File: flow/run.sh
#!/bin/bash
# the make line also repeats each setting of config.mk as NAME=value (left out here)
make -C /OpenROAD-flow-scripts/flow DESIGN_CONFIG=/design/flow/config.mk WORK_HOME=/design/flow/orfs CLKGATE_MAP_FILE= finish
File: flow/constraint.sdc
create_clock -name core_clock -period 5.81 [get_ports {clk}]
set_input_delay 1.1620 -clock core_clock [delete_from_list [all_inputs] [get_ports {clk}]]
set_output_delay 1.1620 -clock core_clock [all_outputs]
set_load 0.01 [all_outputs]
File: flow/design.v
module Adder(
	input [31:0] in1,
	input [31:0] in2, 
	output [31:0] out);
	assign out = in1+in2;
endmodule 
module And(
	input a,
	input b,
	output c);
	assign c = a&b;
endmodule 
module BranchPC (
	input [31:0] pcPlus4,
	input [31:0] imm,
	output reg [31:0] branchPc);
	always @(pcPlus4 or imm) begin
		branchPc = pcPlus4 + (imm<<2);
	end
endmodule
module JumpPC(
	input [31:0] nextPc,
	input [31:0] inst,
	output reg [31:0] jumpPc);
	always @(nextPc or inst) begin
		jumpPc[1:0] = 2'b00;
		jumpPc[27:2] = inst[25:0];
		jumpPc[31:28] = nextPc[31:28];
	end 
endmodule 
module Mux5 (
	input [4:0] in1,
	input [4:0] in2, 
	input sel,
	output reg [4:0] out);
	always @(in1 or in2 or sel) begin
		if(sel == 0) begin out = in1; end
		else begin out = in2; end
	end
endmodule 
module Mux32 (
	input [31:0] in1,
	input [31:0] in2, 
	input sel,
	output reg [31:0] out);
	always @(in1 or in2 or sel) begin
		if(sel == 0) begin out = in1; end
		else begin out = in2; end
	end
endmodule 
module SignExtend16(
	input [15:0] in,
	output reg [31:0] out);
	always @(in) begin
		out[15:0] = in;
		out[31:16] = {16{in[15]}};
	end
endmodule
module ALU_Control(
	input [5:0] opcode,
	input [5:0] funct,
	output reg[5:0] CONTROL_ALU_BITS);
	always @(opcode or funct) begin
		case(opcode)
			6'b000000:  
				begin CONTROL_ALU_BITS = funct; end
			6'b001000:  
				begin CONTROL_ALU_BITS = 6'b100000; end
			6'b001001:  
				begin CONTROL_ALU_BITS = 6'b100001; end
			6'b001100:  
				begin CONTROL_ALU_BITS = 6'b100100; end
			6'b001101:  
				begin CONTROL_ALU_BITS = 6'b100101; end
			6'b001010:  
				begin CONTROL_ALU_BITS = 6'b101010; end
			6'b001011:  
				begin CONTROL_ALU_BITS = 6'b101011; end
			6'b001110:  
				begin CONTROL_ALU_BITS = 6'b100110; end
			6'b100000, 6'b100011, 6'b101000, 6'b101011:  
				begin CONTROL_ALU_BITS = 6'b100001; end
			6'b001111:  
				begin CONTROL_ALU_BITS = 6'b111000; end
			6'b000100:  
				begin CONTROL_ALU_BITS = 6'b110000; end
			6'b000101:  
				begin CONTROL_ALU_BITS = 6'b110001; end
			6'b000111:  
				begin CONTROL_ALU_BITS = 6'b110010; end
			6'b000110:  
				begin CONTROL_ALU_BITS = 6'b110011; end
			6'b000001:  
				begin CONTROL_ALU_BITS = funct; end
			default: CONTROL_ALU_BITS = 6'b111111;
		endcase
	end
endmodule
module ALU (
	input signed [31:0] in1,
	input signed [31:0] in2,
	input [5:0] CONTROL_ALU_BITS,
	output reg[31:0] out, 
	output reg zero);
	reg [31:0] unsigned_in1;
	reg [31:0] unsigned_in2;
	always @(in1 or in2 or CONTROL_ALU_BITS) begin
		unsigned_in1 = in1;
		unsigned_in2 = in2;
		out = 32'd0; zero = 1'b0;
		case(CONTROL_ALU_BITS) 
			6'b100000:    
				begin out = in1 + in2; zero = 1'b0; end
			6'b100001:    
				begin out = in1 + in2; zero = 1'b0; end 
			6'b100100:    
				begin out = in1 & in2; zero = 1'b0; end
			6'b100101:    
				begin out = in1 | in2; zero = 1'b0; end
			6'b100110:    
				begin out = in1 ^ in2; zero = 1'b0; end
			6'b100010:    
				begin out = in1 - in2; zero = 1'b0; end
			6'b100011:    
				begin out = in1 - in2; zero = 1'b0; end
			6'b000000, 6'b000100:    
				begin out = unsigned_in1 << unsigned_in2; zero = 1'b0; end
			6'b000011:    
				begin out = unsigned_in1 >> unsigned_in2; zero = 1'b0; end
			6'b000010:    
				begin out = unsigned_in1 >> unsigned_in2; zero = 1'b0; end
			6'b000110:    
				begin out = unsigned_in1 >> unsigned_in2; zero = 1'b0; end
			6'b101010:   
				begin if (in1<in2) begin out = 32'd1; end else begin out = 32'd0; end zero=1'b0; end
			6'b101011:    
				begin 
					if (unsigned_in1<unsigned_in2) begin out = 32'd1; end else begin out = 32'd0; end zero=1'b0; end
			6'b001000:  
				begin out = in1; zero=1'b0; end
			6'b111000:  
				begin out = {in2[15:0], 16'd0}; zero=1'b0; end
			6'b110000:  
				begin out = 32'd0; zero = in1 == in2; end
			6'b110001:  
				begin out = 32'd0; zero = in1 != in2; end
			6'b110010:  
				begin out = 32'd0; zero = in1 > 0; end
			6'b110011:  
				begin out = 32'd0; zero = in1 <= 0; end
			6'b110100:  
				begin out = 32'd0; zero = in1 >= 0; end
			6'b110101:  
				begin out = 32'd0; zero = in1 < 0; end
			default: begin out = 32'd0; zero = 1'b0; end
		endcase
	end
endmodule 
module RegisterFile(
	input Clk,
	input Rst,
	input [4:0] readReg1,
	input [4:0] readReg2,
	input [4:0] writeReg,
	input [31:0] writeData,
	input CONTROL_REG_WRITE,
	output reg[31:0] readData1,
	output reg[31:0] readData2);
	reg [31:0] memory[7:0];
	integer i;
	always @(posedge Clk) begin
		if (Rst) begin
			for (i = 0; i < 8; i = i + 1) memory[i] <= (i == 1) ? 32'h00000001 : 32'h00000000;
		end else if (CONTROL_REG_WRITE == 1) begin
			memory[writeReg[2:0]] <= writeData;
		end
	end
	always @(*) begin
		readData1 = memory[readReg1[2:0]];
		readData2 = memory[readReg2[2:0]];
	end
endmodule 
module Core
(
  input Clk,
  input Rst,
  input [31:0] instruction,
  input [31:0] regData1,
  input [31:0] regData2,
  input [31:0] ramOutput,
  output reg CONTROL_REG_WRITE,
  output reg CONTROL_MEM_READ,
  output reg CONTROL_MEM_WRITE,
  output reg CONTROL_BRANCH,
  output reg [4:0] readReg1,
  output reg [4:0] readReg2,
  output [4:0] writeReg,
  output [31:0] aluOutput,
  output [31:0] writeRegData,
  output reg [31:0] PC
);
	reg CONTROL_REG_DST, CONTROL_ALU_SRC, CONTROL_MEM_TO_REG;
	reg CONTROL_JUMP, CONTROL_JUMP_REGISTER, CONTROL_LINK;
	wire CONTROL_BRANCH_SELECT;
	wire [5:0] CONTROL_ALU_BITS;
	reg [5:0] funct;
	wire [31:0] aluInput1;
	wire [31:0] aluInput2;
	wire aluZero;
	wire [31:0] pcPlus4;
	wire [31:0] jumpPc;
	wire [31:0] branchPc;
	wire [31:0] afterBranchPc;
	wire [31:0] nextPc;
	wire [31:0] afterJumpPc;
	reg [5:0]opcode;reg [4:0]s;reg [4:0]t;reg [4:0]d;reg [15:0]immediate;reg [4:0] shift;
	wire [31:0] signExtendedImmediate;
	Mux5 writeRegMux(t, d, CONTROL_REG_DST, writeReg);
	Mux32 alu1Mux(regData1, 32'd0, 1'b0, aluInput1);
	Mux32 alu2Mux(regData2, signExtendedImmediate, CONTROL_ALU_SRC, aluInput2);
	SignExtend16 immSignExtend(immediate, signExtendedImmediate);
	ALU_Control aluControl(opcode, funct, CONTROL_ALU_BITS);
	ALU alu(aluInput1, aluInput2, CONTROL_ALU_BITS, aluOutput, aluZero);
	wire [31:0] tempPc = PC;
	wire [31:0] tempIns = instruction;
	Adder pcAdder(tempPc, 32'h00000004, pcPlus4);
	JumpPC gettingJumpPc(pcPlus4, tempIns, jumpPc);
	BranchPC gettingBranchPc(pcPlus4, signExtendedImmediate, branchPc);
	And branchAnd(aluZero, CONTROL_BRANCH, CONTROL_BRANCH_SELECT);
	Mux32 branchSelectPC(pcPlus4, branchPc, CONTROL_BRANCH_SELECT, afterBranchPc);
	Mux32 jumpSelectPC(afterBranchPc, jumpPc, CONTROL_JUMP, afterJumpPc);
	Mux32 jumpRegisterSelectPC(afterJumpPc, aluOutput, CONTROL_JUMP_REGISTER, nextPc);
	wire[31:0] afterMemOutput;
	Mux32 writeRegDataMux(aluOutput, ramOutput, CONTROL_MEM_TO_REG, afterMemOutput);
	Mux32 writeLinkPCMux(afterMemOutput, pcPlus4, CONTROL_LINK, writeRegData);
	always @(posedge Clk) begin
		if (Rst) PC <= 32'h00000000;
		else PC <= nextPc;
	end
	always @(*) begin
		opcode = instruction[31:26];
		s = instruction[25:21];
		readReg1 = instruction[25:21];
		readReg2 = instruction[20:16];
		t = instruction[20:16];
		d = instruction[15:11];
		immediate = instruction[15:0];
		shift = instruction[10:6];
		funct = instruction[5:0];
		CONTROL_REG_DST = 0;
		CONTROL_ALU_SRC = 0;
		CONTROL_REG_WRITE = 0;
		CONTROL_MEM_TO_REG = 0;
		CONTROL_MEM_READ = 0;
		CONTROL_MEM_WRITE = 0;
		CONTROL_BRANCH = 0;
		CONTROL_JUMP = 0;
		CONTROL_LINK = 0;
		CONTROL_JUMP_REGISTER = 0;
		case(opcode)
			6'b000000:  begin      
				CONTROL_REG_DST = 1;
				if(funct == 6'b001000) begin CONTROL_JUMP_REGISTER = 1'b1; CONTROL_REG_WRITE = 1'b0; end
				else begin CONTROL_JUMP_REGISTER = 1'b0; CONTROL_REG_WRITE = 1'b1; end
				end
			6'b001000, 6'b001001, 6'b001100, 6'b001101, 6'b001010, 6'b001011, 6'b001110:  begin      
				CONTROL_ALU_SRC = 1;
				CONTROL_REG_WRITE = 1;
				end
			6'b100000, 6'b100011: begin   
				CONTROL_ALU_SRC = 1;
				CONTROL_REG_WRITE = 1;
				CONTROL_MEM_TO_REG = 1;
				CONTROL_MEM_READ = 1;
				end
			6'b101000, 6'b101011: begin   
				CONTROL_ALU_SRC = 1;
				CONTROL_MEM_WRITE = 1;
				end
			6'b001111: begin   
				CONTROL_ALU_SRC = 1;
				CONTROL_REG_WRITE = 1;
				end
			6'b000010: begin   
				CONTROL_JUMP = 1;
				end
			6'b000011: begin  
				d = 5'h1f;
				CONTROL_REG_DST = 1;
				CONTROL_REG_WRITE = 1;
				CONTROL_JUMP = 1;
				CONTROL_LINK = 1;
				end
			6'b000100, 6'b000111, 6'b000110, 6'b000101: begin  
				CONTROL_BRANCH = 1;
				end
			6'b000001: begin  
				funct = 6'b111111;
				if (t==5'b00000) begin CONTROL_BRANCH = 1; funct=6'b110100; end
				if (t==5'b10000) begin CONTROL_BRANCH = 1; CONTROL_LINK = 1; CONTROL_REG_WRITE = 1; CONTROL_REG_DST = 1; d = 5'h1f; funct=6'b110100; end
				if (t==5'b00001) begin CONTROL_BRANCH = 1; funct=6'b110101; end
				if (t==5'b10001) begin CONTROL_BRANCH = 1; CONTROL_LINK = 1; CONTROL_REG_WRITE = 1; CONTROL_REG_DST = 1; d = 5'h1f; funct=6'b110101; end
				end
			default: ;
		endcase
	end
endmodule
module mips_cpu (
  input         clk,
  input         rst,
  output [31:0] imem_addr,
  input  [31:0] imem_rdata,
  output [31:0] dmem_addr,
  output [31:0] dmem_wdata,
  output        dmem_we,
  output        dmem_re,
  input  [31:0] dmem_rdata,
  output        reg_we,
  output [4:0]  reg_waddr,
  output [31:0] reg_wdata
);
  wire [4:0] readReg1, readReg2;
  wire [31:0] regData1, regData2;
  wire branch;
  RegisterFile register(clk, rst, readReg1, readReg2, reg_waddr, reg_wdata, reg_we, regData1, regData2);
  Core core(clk, rst, imem_rdata, regData1, regData2, dmem_rdata, reg_we, dmem_re, dmem_we,
    branch, readReg1, readReg2, reg_waddr, dmem_addr, reg_wdata, imem_addr);
  assign dmem_wdata = regData2;
endmodule
File: flow/config.mk
export PLATFORM = sky130hd
export DESIGN_NAME = mips_cpu
export DESIGN_NICKNAME = mips_cpu
export VERILOG_FILES = /design/flow/design.v
export SDC_FILE = /design/flow/constraint.sdc
export NUM_CORES = 4
export LEC_CHECK = 0
export CAP_MARGIN = 20
export CELL_PAD_IN_SITES_DETAIL_PLACEMENT = 0
export CELL_PAD_IN_SITES_GLOBAL_PLACEMENT = 1
export CORE_MARGIN = 2
export CORE_UTILIZATION = 54
export CTS_CLUSTER_DIAMETER = 381
export CTS_CLUSTER_SIZE = 42
export GPL_ROUTABILITY_DRIVEN = 1
export SLEW_MARGIN = 20
==> impl_metrics.sql, run 1 <==
-- implementation run metrics
INSERT INTO impl_metrics (metric_group, metric, value, unit) VALUES
('status', 'run_status', 'aborted with a tool error', ''),
('status', 'failing_step', 'global routing', ''),
('status', 'first-error', '[ERROR GRT-0232] Routing congestion too high. Check the congestion heatmap in the GUI.', ''),
('floorplan', 'initial_utilization', '54.5', '%'),
('yosys', 'yosys_cells', '3253', ''),
('yosys', 'top_cell_area_share', '26.8', '%'),
('placed_design', 'place.port_buffers', '201', ''),
('yosys', 'area_fraction_in_xor_and_xnor_cells', '2.02', '%'),
('yosys', 'ys_area', '28700', 'µm²'),
('yosys', 'synth.avg_cell_area', '8.81', 'µm²'),
('grt', 'track_usage', '78.0', '%'),
('cts', 'h-tree-depth', '1', ''),
('floorplan', 'placementRows', '84', ''),
('yosys', 'postSynthCellCount', '3253', ''),
('yosys', 'yosys_register_bits', '288', ''),
('yosys', 'synth-async-reset-ratio', '0', '%'),
('yosys', 'post_synth_mux_area_share', '14.4', '%'),
('placed_design', 'globalplace.congestion', '1.26', ''),
('placed_design', 'detailed_place.area', '39300', 'µm²'),
('cts', 'hold_buffers', '0', ''),
('yosys', 'synth_area', '28700', 'µm²'),
('yosys', 'share_of_synthesized_cell_area_in_and_or_nand_and_nor_gates', '19.0', '%'),
('floorplan', 'die-area', '54900', 'µm²'),
('yosys', 'synth-edff-count', '256', ''),
('yosys', 'yosysWarnings', '9', ''),
('yosys', 'yosys.cell_types.count', '106', ''),
('yosys', 'synth_sequential_area_ratio', '29.1', '%'),
('floorplan', 'io_pins', '202', ''),
('placed_design', 'placed_instances', '4944', ''),
('yosys', 'share_of_synthesized_cell_area_in_and_or_and_or_and_compound_cells', '24.0', '%'),
('floorplan', 'die.size.y', '234', 'µm'),
('cts', 'cts-root-buf', 'sky130_fd_sc_hd__clkbuf_16', ''),
('floorplan', 'chipWidth', '234', 'µm'),
('grt', 'global_route.overflow_total', '185', ''),
('cts', 'maximum_number_of_buffers_from_clock_root_to_sink', '3', ''),
('yosys', 'synth.logic.top_family', 'AND-OR/OR-AND gates', ''),
('yosys', 'most_common_cell', 'sky130_fd_sc_hd__nor2_1', ''),
('yosys', 'netlist.top_cell.by_area', 'sky130_fd_sc_hd__edfxtp_1', ''),
('yosys', 'postSynthNetCount', '3456', ''),
('yosys', 'post_synth_main_area_contributors', 'sky130_fd_sc_hd__edfxtp_1 27%, sky130_fd_sc_hd__mux4_2 7.5%, sky130_fd_sc_hd__ha_1 5.8%', ''),
('yosys', 'ys_top_cells_by_count', '377 x sky130_fd_sc_hd__nor2_1, 256 x sky130_fd_sc_hd__edfxtp_1, 229 x sky130_fd_sc_hd__nand2_1', ''),
('placed_design', 'place_hpwl', '128000', 'µm'),
('cts', 'cts_buffers', '10', ''),
('cts', 'clock_sinks', '288', ''),
('floorplan', 'core-area', '52600', 'µm²'),
('yosys', 'synth-adder-area-share', '6.06', '%'),
('yosys', 'ff_type', 'sky130_fd_sc_hd__edfxtp_1', '');
[repair_timing]
action | CTS
pin swaps | 150
resized | 755
cloned | 4
setup endpoints to repair | 119
setup buffers | 134
[metrics by stage]
step	power [mW]	TNS (ns)	worst slack, ns	hold WS, ns
after detailed placement	6.97	-167.41	-1.82	0.554
after floorplan	4.48	-22.70	-0.971	0.493
after CTS	8.48	-31.87	-0.877	0.573
after global placement	6.88	-157.41	-1.75	0.541
[per-layer routing]
metal	track usage, %	overflow
met5	45.5	0
met1	76.8	3
met4	76.2	84
met2	93.0	95
met3	65.7	3
==> run 2: changes to the inputs <==
Settings changed: CORE_UTILIZATION 54 to 53, CTS_CLUSTER_DIAMETER 381 to unset, CTS_CLUSTER_SIZE 42 to unset, PLACE_DENSITY_LB_ADDON set to 0.19, TNS_END_PERCENT set to 5.
Clock period 5.81 ns to 5.88 ns, I/O delays scaled along.
==> run 2 against run 1 <==
The run again fails in global routing. Area after synthesis did not move. Synthesized cell count did not move. Die size rose by 1.9%.
==> impl_metrics.sql, run 2 <==
-- implementation run metrics
INSERT INTO impl_metrics (metric_group, metric, value, unit) VALUES
('placed_design', 'place_hpwl', '127000', 'µm'),
('floorplan', 'die.size.y', '237', 'µm'),
('yosys', 'most_common_cell', 'sky130_fd_sc_hd__nor2_1', ''),
('yosys', 'synth-edff-count', '256', ''),
('floorplan', 'initial_utilization', '53.5', '%'),
('yosys', 'yosys_cells', '3253', ''),
('yosys', 'ys_top_cells_by_count', '377 x sky130_fd_sc_hd__nor2_1, 256 x sky130_fd_sc_hd__edfxtp_1, 229 x sky130_fd_sc_hd__nand2_1', ''),
('yosys', 'yosysWarnings', '9', ''),
('yosys', 'synth-async-reset-ratio', '0', '%'),
('yosys', 'synth.avg_cell_area', '8.81', 'µm²'),
('cts', 'hold_buffers', '0', ''),
('yosys', 'area_fraction_in_xor_and_xnor_cells', '2.02', '%'),
('cts', 'clock_sinks', '288', ''),
('floorplan', 'core-area', '53600', 'µm²'),
('cts', 'h-tree-depth', '1', ''),
('yosys', 'yosys.cell_types.count', '106', ''),
('grt', 'global_route.overflow_total', '1', ''),
('yosys', 'synth_sequential_area_ratio', '29.1', '%'),
('placed_design', 'detailed_place.area', '39200', 'µm²'),
('floorplan', 'chipWidth', '237', 'µm'),
('yosys', 'post_synth_main_area_contributors', 'sky130_fd_sc_hd__edfxtp_1 27%, sky130_fd_sc_hd__mux4_2 7.5%, sky130_fd_sc_hd__ha_1 5.8%', ''),
('status', 'failing_step', 'global routing', ''),
('yosys', 'synth.logic.top_family', 'AND-OR/OR-AND gates', ''),
('placed_design', 'place.port_buffers', '201', ''),
('yosys', 'netlist.top_cell.by_area', 'sky130_fd_sc_hd__edfxtp_1', ''),
('yosys', 'synth_area', '28700', 'µm²'),
('status', 'run_status', 'aborted with a tool error', ''),
('yosys', 'synth-adder-area-share', '6.06', '%'),
('yosys', 'share_of_synthesized_cell_area_in_and_or_and_or_and_compound_cells', '24.0', '%'),
('floorplan', 'placementRows', '85', ''),
('yosys', 'yosys_register_bits', '288', ''),
('yosys', 'postSynthCellCount', '3253', ''),
('floorplan', 'io_pins', '202', ''),
('yosys', 'top_cell_area_share', '26.8', '%'),
('status', 'first-error', '[ERROR GRT-0116] Global routing finished with congestion. Check the congestion regions in the DRC Viewer.', ''),
('floorplan', 'die-area', '56000', 'µm²'),
('yosys', 'ys_area', '28700', 'µm²'),
('grt', 'track_usage', '72.8', '%'),
('cts', 'maximum_number_of_buffers_from_clock_root_to_sink', '3', ''),
('cts', 'cts-root-buf', 'sky130_fd_sc_hd__clkbuf_16', ''),
('yosys', 'share_of_synthesized_cell_area_in_and_or_nand_and_nor_gates', '19.0', '%'),
('yosys', 'post_synth_mux_area_share', '14.4', '%'),
('yosys', 'postSynthNetCount', '3456', ''),
('yosys', 'ff_type', 'sky130_fd_sc_hd__edfxtp_1', ''),
('cts', 'cts_buffers', '26', ''),
('placed_design', 'globalplace.congestion', '1.25', '');
run 2: through the flow:
step / setup slack [ns] / cells / power, mW / setup TNS [ns]
4_1_cts: -0.904 / 5127 / 9.31 / -33.59
3_5_place_dp: -2.24 / 4968 / 6.93 / -219.18
3_3_place_gp: -2.04 / 4968 / 6.84 / -187.97
2_1_floorplan: -0.929 / 3253 / 4.40 / -21.75
run 2: layer usage:
metal | track usage, % | overflow
met1 | 72.5 | 0
met2 | 88.2 | 0
met3 | 61.0 | 0
met4 | 67.9 | 1
met5 | 37.5 | 0
run 2: timing repair:
action	4_1_cts
resized	599
setup buffers	105
gates cloned	7
setup endpoints to repair	161
pin swaps	124
==> run 3: changes to the inputs <==
Settings changed: CELL_PAD_IN_SITES_DETAIL_PLACEMENT 0 to unset, CELL_PAD_IN_SITES_GLOBAL_PLACEMENT 1 to unset, CORE_UTILIZATION 53 to 51, GPL_ROUTABILITY_DRIVEN 1 to unset, PLACE_DENSITY set to 0.6, PLACE_DENSITY_LB_ADDON 0.19 to unset.
Clock period 5.88 ns to 8.52 ns, I/O delays scaled along.
==> run 3 against run 2 <==
Now fails the layout checks on setup timing. Synthesized cell count is the same. Area after synthesis is the same. Die size up 3.9%.
==> impl_metrics.sql, run 3 <==
-- load yosys + openroad results
INSERT INTO impl_metrics (metric_group, metric, value, unit) VALUES
('grt', 'number_of_global_route_vias_before_repair', '33200', ''),
('yosys', 'share_of_synthesized_cell_area_in_and_or_and_or_and_compound_cells', '24.0', '%'),
('min_path', 'hold_path_class', 'reg2reg', ''),
('critical_path', 'crit_buf_inv', '8', ''),
('power', 'comb_cell_power', '3.16', 'mW'),
('yosys', 'netlist.top_cell.by_area', 'sky130_fd_sc_hd__edfxtp_1', ''),
('timing', 'post-route-period-util', '102', '%'),
('power', 'power_frac_clock', '20.2', '%'),
('yosys', 'yosys.cell_types.count', '106', ''),
('critical_path', 'critical_path.startpoint_type', 'input port', ''),
('yosys', 'synth-adder-area-share', '6.06', '%'),
('critical_path', 'critical_path.top_delay_family', 'buffers and inverters', ''),
('min_path', 'worstHoldPathCells', '2', ''),
('critical_path', 'worst_path_largest_cell_delay', '0.56', 'ns'),
('power', 'switchingPower', '2.54', 'mW'),
('floorplan', 'initial_utilization', '51.8', '%'),
('routing', 'route.detailed.drc', '0', ''),
('layout', 'final_core_utilization', '67.4', '%'),
('yosys', 'synth-edff-count', '256', ''),
('cts', 'clock_sinks', '288', ''),
('timing', 'finalWorstSetupSlack', '-0.208', 'ns'),
('placed_design', 'place.port_buffers', '201', ''),
('critical_path', 'critPathCapture', 'reg_wdata[7]', ''),
('yosys', 'synth-async-reset-ratio', '0', '%'),
('power', 'power_attributed_to_the_clock_group', '1.22', 'mW'),
('yosys', 'top_cell_area_share', '26.8', '%'),
('power', 'cellPowerDensity', '161', 'nW/µm²'),
('placed_design', 'globalplace.congestion', '1.16', ''),
('timing', 'worst-slew-pin-transition', '1.33', 'ns'),
('yosys', 'share_of_synthesized_cell_area_in_and_or_nand_and_nor_gates', '19.0', '%'),
('critical_path', 'critPathSlowestCell', 'sky130_fd_sc_hd__clkdlybuf4s50_1', ''),
('layout', 'nets_finish', '4108', ''),
('layout', 'flow.area_growth_from_synthesis', '30.1', '%'),
('run', 'openroad_warnings', '101', ''),
('cts', 'maximum_number_of_buffers_from_clock_root_to_sink', '3', ''),
('timing', 'drv_slew', '0', ''),
('power', 'swShare', '42.3', '%'),
('power', 'cell_leakage_power', '15.1', 'nW'),
('floorplan', 'die-area', '58100', 'µm²'),
('yosys', 'ff_type', 'sky130_fd_sc_hd__edfxtp_1', ''),
('critical_path', 'cp.required', '6.82', 'ns'),
('yosys', 'synth_area', '28700', 'µm²'),
('routing', 'drtIter0Drc', '6080', ''),
('power', 'power_share_of_the_combinational_group', '52.6', '%'),
('routing', 'via_count', '35300', ''),
('yosys', 'yosys_cells', '3253', ''),
('critical_path', 'reg2regPathDepth', '19', ''),
('yosys', 'post_synth_mux_area_share', '14.4', '%'),
('yosys', 'synth.avg_cell_area', '8.81', 'µm²'),
('cts', 'clock_insertion_delay_worst_skew', '0.59', 'ns'),
('critical_path', 'worst-path-max-fanout', '10', ''),
('yosys', 'synth.logic.top_family', 'AND-OR/OR-AND gates', ''),
('status', 'failed_layout_checks', 'setup timing', ''),
('routing', 'antenna_violating_nets_post_route', '0', ''),
('critical_path', 'cp_cell_sequence', 'buf_4 > buf_4 > buf_4 > mux4_2 > mux2i_1 > buf_4 > inv_1 > ha_1 > buf_4 > o21a_1 > nor2_1 > a21oi_2 > a21o_1 > buf_4 > a21oi_1 > mux2i_1 > o21ai_0 > a21o_1 > mux2i_1 > nand2_1 > clkdlybuf4s50_1', ''),
('cts', 'tritoncts', 'done', ''),
('min_path', 'timing.hold.worst.start', 'core.PC[1]', ''),
('timing', 'relSlewSlack', '11.0', '%'),
('cts', 'hold_buffers', '0', ''),
('timing', 'max_clock_freq', '115', 'MHz'),
('status', 'run_status', 'failed layout checks', ''),
('critical_path', 'worst-r2r-setup-slack', '2.69', 'ns'),
('yosys', 'synth_sequential_area_ratio', '29.1', '%'),
('routing', 'detail_route.wirelength', '166000', 'µm'),
('timing', 'rsz0062_at_grt', 'yes', ''),
('routing', 'drt_pre_antenna_iters', '10', ''),
('yosys', 'postSynthCellCount', '3253', ''),
('grt', 'grt_pass1_wl', '234000', 'µm'),
('yosys', 'ys_area', '28700', 'µm²'),
('routing', 'avgRoutedWirePerCell', '35.4', 'µm'),
('grt', 'global_route.overflow_total', '0', ''),
('critical_path', 'critical_path_class', 'in2out', ''),
('yosys', 'post_synth_main_area_contributors', 'sky130_fd_sc_hd__edfxtp_1 27%, sky130_fd_sc_hd__mux4_2 7.5%, sky130_fd_sc_hd__ha_1 5.8%', ''),
('yosys', 'area_fraction_in_xor_and_xnor_cells', '2.02', '%'),
('power', 'sequentialPowerShare', '27.1', '%'),
('floorplan', 'core-area', '55300', 'µm²'),
('power', 'power.group.top', 'combinational logic', ''),
('critical_path', 'end_of_the_worst_register_to_register_path', 'core.PC[29]', ''),
('yosys', 'most_common_cell', 'sky130_fd_sc_hd__nor2_1', ''),
('yosys', 'ys_top_cells_by_count', '377 x sky130_fd_sc_hd__nor2_1, 256 x sky130_fd_sc_hd__edfxtp_1, 229 x sky130_fd_sc_hd__nand2_1', ''),
('floorplan', 'die.size.y', '241', 'µm'),
('power', 'powerSeq', '1.63', 'mW'),
('grt', 'initial_antenna_violation_count', '23', ''),
('timing', 'setup-violations-final', '14', ''),
('cts', 'cts-root-buf', 'sky130_fd_sc_hd__clkbuf_16', ''),
('power', 'p_total', '6.01', 'mW'),
('critical_path', 'most_repeated_library_cell_on_the_critical_path', 'sky130_fd_sc_hd__buf_4', ''),
('power', 'peakVddDrop', '0.000254', 'V'),
('cts', 'clk_pin_slew', '0.06', 'ns'),
('critical_path', 'endpoint_kind', 'output port', ''),
('power', 'cell_internal_pwr', '3.46', 'mW'),
('timing', 'layout_min_cycle_time', '8.73', 'ns'),
('layout', 'fillers', '4363', ''),
('placed_design', 'place_hpwl', '125000', 'µm'),
('timing', 'fin_skew', '0.0320', 'ns'),
('routing', 'post_drt_via_cell_ratio', '7.53', ''),
('cts', 'cts_buffers', '25', ''),
('timing', 'finalHoldViolations', '0', ''),
('critical_path', 'crit_cells', '21', ''),
('floorplan', 'placementRows', '86', ''),
('yosys', 'yosysWarnings', '9', ''),
('critical_path', 'arrival', '7.02', 'ns'),
('grt', 'grt_start_max_net_pins', '63', ''),
('critical_path', 'worst_setup_path_startpoint', 'imem_rdata[22]', ''),
('floorplan', 'chipWidth', '241', 'µm'),
('critical_path', 'reg2reg_from', 'register.memory[7][27]', ''),
('yosys', 'yosys_register_bits', '288', ''),
('grt', 'track_usage', '56.1', '%'),
('run', 'cap_viol_max_count', '0', ''),
('min_path', 'timing.hold.worst_endpoint', 'core.PC[1]', ''),
('floorplan', 'io_pins', '202', ''),
('cts', 'h-tree-depth', '1', ''),
('yosys', 'postSynthNetCount', '3456', '');
==> run 3: metal layers <==
layer  vias up  share of wire [%]  track usage, %
li1      13800                  -               -
met1     16400                 31            62.3
met2      3821                 40            79.8
met3      1266                 17            27.4
met4        20                 12            48.7
met5         -               0.24               0
==> run 3: layout make-up <==
class	instances	area (µm²)	area share (%)
Clock inverter	17	188	0.503
Multi-Input combinational cell	2592	19300	51.8
Antenna cell	18	45.0	0.121
Sequential cell	288	8330	22.3
Inverter	118	447	1.20
Clock buffer	29	641	1.72
Tap cell	748	936	2.51
Timing Repair Buffer	880	7390	19.8
==> run 3: stage by stage <==
step / instances / TNS [ns] / instance area, µm² / hold WS (ns) / worst slack (ns)
final: 4690 / -1.35 / 37300 / 0.615 / -0.208
after global routing: 4673 / -2.19 / 37300 / 0.614 / -0.263
after CTS: 4667 / -0.501 / 36900 / 0.594 / -0.139
after detailed placement: 4620 / -5.76 / 35800 / 0.573 / -0.537
after global placement: 4620 / -5.30 / 35800 / 0.568 / -0.521
after floorplan: 3253 / 0 / 28700 / 0.493 / 0.0110
==> run 3: repair_timing <==
action	4_1_cts	5_1_grt
setup endpoints to repair	31	44
gates resized	58	68
pin swaps	6	12
setup buffers	1	3
==> run 4: changes to the inputs <==
Settings changed: ABC_AREA set to 1, CORE_UTILIZATION 51 to 67, CTS_CLUSTER_DIAMETER set to 190, CTS_CLUSTER_SIZE set to 98, PLACE_DENSITY 0.6 to 0.36, TNS_END_PERCENT 5 to unset.
Clock period 8.52 ns to 6.02 ns, I/O delays scaled along.
==> run 4 against run 3 <==
The flow now stops in global routing. Synthesized cell count increased by 36%. Die size decreased by 24%. Area after synthesis decreased by 0.91%.
==> impl_metrics.sql, run 4 <==
-- implementation run metrics
INSERT INTO impl_metrics (metric_group, metric, value, unit) VALUES
('yosys', 'top_cell_area_share', '27.1', '%'),
('yosys', 'share_of_synthesized_cell_area_in_and_or_and_or_and_compound_cells', '19.7', '%'),
('placed_design', 'place.port_buffers', '201', ''),
('cts', 'cts-root-buf', 'sky130_fd_sc_hd__clkbuf_16', ''),
('yosys', 'synth.avg_cell_area', '6.41', 'µm²'),
('floorplan', 'chipWidth', '210', 'µm'),
('floorplan', 'placementRows', '75', ''),
('status', 'run_status', 'aborted with a tool error', ''),
('yosys', 'synth-adder-area-share', '6.11', '%'),
('yosys', 'yosys_cells', '4434', ''),
('floorplan', 'initial_utilization', '67.9', '%'),
('floorplan', 'io_pins', '202', ''),
('yosys', 'netlist.top_cell.by_area', 'sky130_fd_sc_hd__edfxtp_1', ''),
('yosys', 'postSynthCellCount', '4434', ''),
('yosys', 'yosys.cell_types.count', '61', ''),
('yosys', 'synth-edff-count', '256', ''),
('placed_design', 'place_hpwl', '104000', 'µm'),
('grt', 'global_route.overflow_total', '864', ''),
('cts', 'clock_sinks', '288', ''),
('status', 'failing_step', 'global routing', ''),
('cts', 'maximum_number_of_buffers_from_clock_root_to_sink', '3', ''),
('yosys', 'ys_area', '28400', 'µm²'),
('placed_design', 'detailedPlace.worstSlack', '-1.26', 'ns'),
('floorplan', 'core-area', '41900', 'µm²'),
('yosys', 'area_fraction_in_xor_and_xnor_cells', '2.00', '%'),
('cts', 'hold_buffers', '0', ''),
('yosys', 'share_of_synthesized_cell_area_in_and_or_nand_and_nor_gates', '33.3', '%'),
('yosys', 'synth_sequential_area_ratio', '29.3', '%'),
('yosys', 'post_synth_main_area_contributors', 'sky130_fd_sc_hd__edfxtp_1 27%, sky130_fd_sc_hd__nand2_1 19%, sky130_fd_sc_hd__a21oi_1 9.8%', ''),
('cts', 'cts_buffers', '7', ''),
('yosys', 'synth_area', '28400', 'µm²'),
('yosys', 'ff_type', 'sky130_fd_sc_hd__edfxtp_1', ''),
('yosys', 'yosys_register_bits', '288', ''),
('grt', 'track_usage', '90.0', '%'),
('yosys', 'synth-async-reset-ratio', '0', '%'),
('yosys', 'most_common_cell', 'sky130_fd_sc_hd__nand2_1', ''),
('cts', 'h-tree-depth', '1', ''),
('status', 'first-error', '[ERROR GRT-0116] Global routing finished with congestion. Check the congestion regions in the DRC Viewer.', ''),
('yosys', 'postSynthNetCount', '4637', ''),
('yosys', 'post_synth_mux_area_share', '0', '%'),
('yosys', 'synth.logic.top_family', 'simple AND/OR/NAND/NOR gates', ''),
('placed_design', 'globalplace.congestion', '1.23', ''),
('floorplan', 'die-area', '44100', 'µm²'),
('yosys', 'yosysWarnings', '9', ''),
('yosys', 'ys_top_cells_by_count', '1402 x sky130_fd_sc_hd__nand2_1, 558 x sky130_fd_sc_hd__a21oi_1, 412 x sky130_fd_sc_hd__inv_1', ''),
('floorplan', 'die.size.y', '210', 'µm');
[run 4: per-layer routing]
| layer | GRT usage, % | GRT overflow |
|---|---|---|
| met5 | 65.2 | 5 |
| met4 | 92.0 | 295 |
| met3 | 79.6 | 37 |
| met2 | 102 | 510 |
| met1 | 88.0 | 17 |
[run 4: per-stage QoR]
step	utilization, %	TNS, ns	instance area [µm²]	power, mW	std cells
2_1_floorplan	-	-0.0675	28800	4.02	4434
3_3_place_gp	88.1	-51.81	36900	5.54	5744
3_5_place_dp	88.1	-65.13	36900	5.64	5744
4_1_cts	94.8	-1.14	39700	6.80	5855
[run 4: timing repair]
item | in CTS
pin swaps | 146
cloned | 8
setup buffers | 105
endpoints found under the setup margin | 64
resized | 667
==> run 5: changes to the inputs <==
Settings changed: ABC_AREA 1 to unset, CAP_MARGIN 20 to 0, CELL_PAD_IN_SITES_DETAIL_PLACEMENT set to 0, CELL_PAD_IN_SITES_GLOBAL_PLACEMENT set to 1, CORE_MARGIN 2 to 5, CORE_UTILIZATION 67 to 37, CTS_CLUSTER_DIAMETER 190 to 180, CTS_CLUSTER_SIZE 98 to unset, GPL_ROUTABILITY_DRIVEN set to 0, GPL_TIMING_DRIVEN set to 0, MAX_ROUTING_LAYER set to met4, MIN_ROUTING_LAYER set to met2, PLACE_DENSITY 0.36 to unset, PLACE_DENSITY_LB_ADDON set to 0.19, SLEW_MARGIN 20 to 40.
Clock period 6.02 ns to 12.7 ns, I/O delays scaled along.
==> run 5 against run 4 <==
The flow again stops in global routing. Area after synthesis grew 0.92%. Synthesized cell count shrank 27%. Die size grew 89%.
==> impl_metrics.sql, run 5 <==
-- implementation run metrics
INSERT INTO impl_metrics (metric_group, metric, value, unit) VALUES
('cts', 'clock_sinks', '288', ''),
('cts', 'hold_buffers', '0', ''),
('placed_design', 'place.port_buffers', '195', ''),
('yosys', 'area_fraction_in_xor_and_xnor_cells', '2.02', '%'),
('yosys', 'postSynthNetCount', '3456', ''),
('yosys', 'synth-async-reset-ratio', '0', '%'),
('cts', 'h-tree-depth', '1', ''),
('grt', 'global_route.overflow_total', '2878', ''),
('yosys', 'synth_sequential_area_ratio', '29.1', '%'),
('placed_design', 'detailed_place.area', '32600', 'µm²'),
('yosys', 'top_cell_area_share', '26.8', '%'),
('status', 'run_status', 'aborted with a tool error', ''),
('yosys', 'yosys_register_bits', '288', ''),
('floorplan', 'core-area', '77100', 'µm²'),
('cts', 'cts-root-buf', 'sky130_fd_sc_hd__clkbuf_16', ''),
('yosys', 'synth-adder-area-share', '6.06', '%'),
('status', 'first-error', '[ERROR GRT-0116] Global routing finished with congestion. Check the congestion regions in the DRC Viewer.', ''),
('yosys', 'ys_area', '28700', 'µm²'),
('floorplan', 'io_pins', '202', ''),
('yosys', 'synth.avg_cell_area', '8.81', 'µm²'),
('status', 'failing_step', 'global routing', ''),
('yosys', 'netlist.top_cell.by_area', 'sky130_fd_sc_hd__edfxtp_1', ''),
('yosys', 'yosys.cell_types.count', '106', ''),
('yosys', 'ff_type', 'sky130_fd_sc_hd__edfxtp_1', ''),
('yosys', 'synth_area', '28700', 'µm²'),
('grt', 'track_usage', '86.4', '%'),
('yosys', 'synth-edff-count', '256', ''),
('floorplan', 'placementRows', '102', ''),
('yosys', 'postSynthCellCount', '3253', ''),
('yosys', 'yosys_cells', '3253', ''),
('cts', 'maximum_number_of_buffers_from_clock_root_to_sink', '3', ''),
('yosys', 'share_of_synthesized_cell_area_in_and_or_and_or_and_compound_cells', '24.0', '%'),
('cts', 'cts_buffers', '29', ''),
('floorplan', 'die.size.y', '288', 'µm'),
('floorplan', 'chipWidth', '288', 'µm'),
('placed_design', 'place_hpwl', '135000', 'µm'),
('yosys', 'post_synth_main_area_contributors', 'sky130_fd_sc_hd__edfxtp_1 27%, sky130_fd_sc_hd__mux4_2 7.5%, sky130_fd_sc_hd__ha_1 5.8%', ''),
('yosys', 'post_synth_mux_area_share', '14.4', '%'),
('yosys', 'ys_top_cells_by_count', '377 x sky130_fd_sc_hd__nor2_1, 256 x sky130_fd_sc_hd__edfxtp_1, 229 x sky130_fd_sc_hd__nand2_1', ''),
('yosys', 'yosysWarnings', '9', ''),
('yosys', 'most_common_cell', 'sky130_fd_sc_hd__nor2_1', ''),
('yosys', 'synth.logic.top_family', 'AND-OR/OR-AND gates', ''),
('yosys', 'share_of_synthesized_cell_area_in_and_or_nand_and_nor_gates', '19.0', '%'),
('placed_design', 'placed_instances', '4508', ''),
('floorplan', 'die-area', '83100', 'µm²'),
('floorplan', 'initial_utilization', '37.2', '%');
==> run 5: stage by stage <==
step           setup WS [ns]  hold slack, ns  TNS, ns
4_1_cts               0.0208           0.579        0
2_1_floorplan           2.28           0.493        0
3_5_place_dp           -1.40           0.565   -29.75
3_3_place_gp           -2.07           0.569   -47.15
==> run 5: what timing repair did <==
item                                   4_1_cts
setup buffers                                9
pin swaps                                    3
endpoints found under the hold margin        0
setup endpoints to repair                   42
gates resized                               25
==> run 5: metal layers <==
layer / GRT usage, % / overflow
met2: 88.8 / 1048
met3: 92.8 / 1291
met1: - / -
met5: - / -
met4: 71.7 / 539
==> run 6: changes to the inputs <==
Settings changed: ABC_AREA set to 1, CAP_MARGIN 0 to 20, CELL_PAD_IN_SITES_DETAIL_PLACEMENT 0 to unset, CELL_PAD_IN_SITES_GLOBAL_PLACEMENT 1 to unset, CORE_MARGIN 5 to 2, CORE_UTILIZATION 37 to 45, CTS_CLUSTER_DIAMETER 180 to unset, GPL_ROUTABILITY_DRIVEN 0 to unset, GPL_TIMING_DRIVEN 0 to unset, MAX_ROUTING_LAYER met4 to unset, MIN_ROUTING_LAYER met2 to unset, PLACE_DENSITY set to 0.6, PLACE_DENSITY_LB_ADDON 0.19 to unset, SLEW_MARGIN 40 to 20.
Clock period 12.7 ns to 7.85 ns, I/O delays scaled along.
==> run 6 against run 5 <==
Synthesized cell count rose by 36%. Die size down 22%. The layout now fails its checks (setup timing). Area after synthesis shrank 0.91%.
==> impl_metrics.sql, run 6 <==
-- load yosys + openroad results
INSERT INTO impl_metrics (metric_group, metric, value, unit) VALUES
('layout', 'stdcell_area', '37700', 'µm²'),
('timing', 'finalWorstSetupSlack', '-0.167', 'ns'),
('yosys', 'synth_area', '28400', 'µm²'),
('placed_design', 'detailedPlace.worstSlack', '-0.547', 'ns'),
('critical_path', 'reg2regPathDepth', '22', ''),
('power', 'cell_internal_pwr', '3.71', 'mW'),
('power', 'comb_cell_power', '2.74', 'mW'),
('grt', 'global_route.peak_usage_layer', 'met2', ''),
('cts', 'clock_insertion_delay_worst_skew', '0.57', 'ns'),
('critical_path', 'critical_path_class', 'in2out', ''),
('floorplan', 'io_pins', '202', ''),
('timing', 'post-route-period-util', '102', '%'),
('critical_path', 'worst-path-max-fanout', '13', ''),
('cts', 'hold_buffers', '0', ''),
('yosys', 'yosys_register_bits', '288', ''),
('yosys', 'yosys.cell_types.count', '61', ''),
('power', 'switchingPower', '2.39', 'mW'),
('floorplan', 'initial_utilization', '45.3', '%'),
('status', 'failed_layout_checks', 'setup timing', ''),
('critical_path', 'reg2reg_from', 'core.PC[2]', ''),
('placed_design', 'detailed_place.area', '35600', 'µm²'),
('power', 'peakVddDrop', '0.000184', 'V'),
('cts', 'tritoncts', 'done', ''),
('yosys', 'share_of_synthesized_cell_area_in_and_or_and_or_and_compound_cells', '19.7', '%'),
('yosys', 'synth-edff-count', '256', ''),
('floorplan', 'die.size.y', '255', 'µm'),
('cts', 'clk_pin_slew', '0.05', 'ns'),
('placed_design', 'place_hpwl', '113000', 'µm'),
('power', 'power_share_of_the_combinational_group', '44.9', '%'),
('critical_path', 'cp.required', '6.28', 'ns'),
('yosys', 'yosys_cells', '4434', ''),
('placed_design', 'place.port_buffers', '201', ''),
('timing', 'fin_skew', '0.0247', 'ns'),
('timing', 'setup-violations-final', '5', ''),
('critical_path', 'arrival', '6.45', 'ns'),
('power', 'sequentialPowerShare', '28.7', '%'),
('critical_path', 'end_of_the_worst_register_to_register_path', 'core.PC[31]', ''),
('yosys', 'netlist.top_cell.by_area', 'sky130_fd_sc_hd__edfxtp_1', ''),
('yosys', 'ys_area', '28400', 'µm²'),
('yosys', 'synth-async-reset-ratio', '0', '%'),
('power', 'power_attributed_to_the_clock_group', '1.61', 'mW'),
('yosys', 'postSynthNetCount', '4637', ''),
('min_path', 'hold_path_class', 'reg2reg', ''),
('critical_path', 'critPathSlowestCell', 'sky130_fd_sc_hd__clkdlybuf4s50_1', ''),
('critical_path', 'critical_path.startpoint_type', 'input port', ''),
('yosys', 'ff_type', 'sky130_fd_sc_hd__edfxtp_1', ''),
('layout', 'flow.area_growth_from_synthesis', '32.9', '%'),
('timing', 'max_clock_freq', '125', 'MHz'),
('status', 'run_status', 'failed layout checks', '');
==> run 6: repair_timing <==
action	in CTS	in global routing
endpoints found under the setup margin	52	59
cloned	0	0
hold endpoints to repair	0	0
pin swaps	8	25
resized	74	176
setup buffers	5	15
==> run 6: cell type report <==
cell class,count,area (µm²)
Fill cell,6121,25000
Multi-Input combinational cell,3462,18200
Sequential cell,288,8330
Timing Repair Buffer,873,7430
Inverter,436,1650
Tap cell,846,1060
Clock buffer,41,920
Clock inverter,22,193
Antenna cell,1,2.50
==> run 6: layer usage <==
metal,share of wire (%),routed length (µm),vias to the layer above
met1,39,57700,16200
met3,12,18000,441
met2,42,61400,2318
met5,0,0,-
met4,7.3,10900,0
li1,-,-,16200
==> run 6: metrics by stage <==
stage	cells	hold WS [ns]
after floorplan	4434	0.499
after global placement	5885	0.532
after detailed placement	5885	0.533
after CTS	5953	0.546
after global routing	5968	0.563
final	5969	0.556
Power and IR drop assume default switching activity.
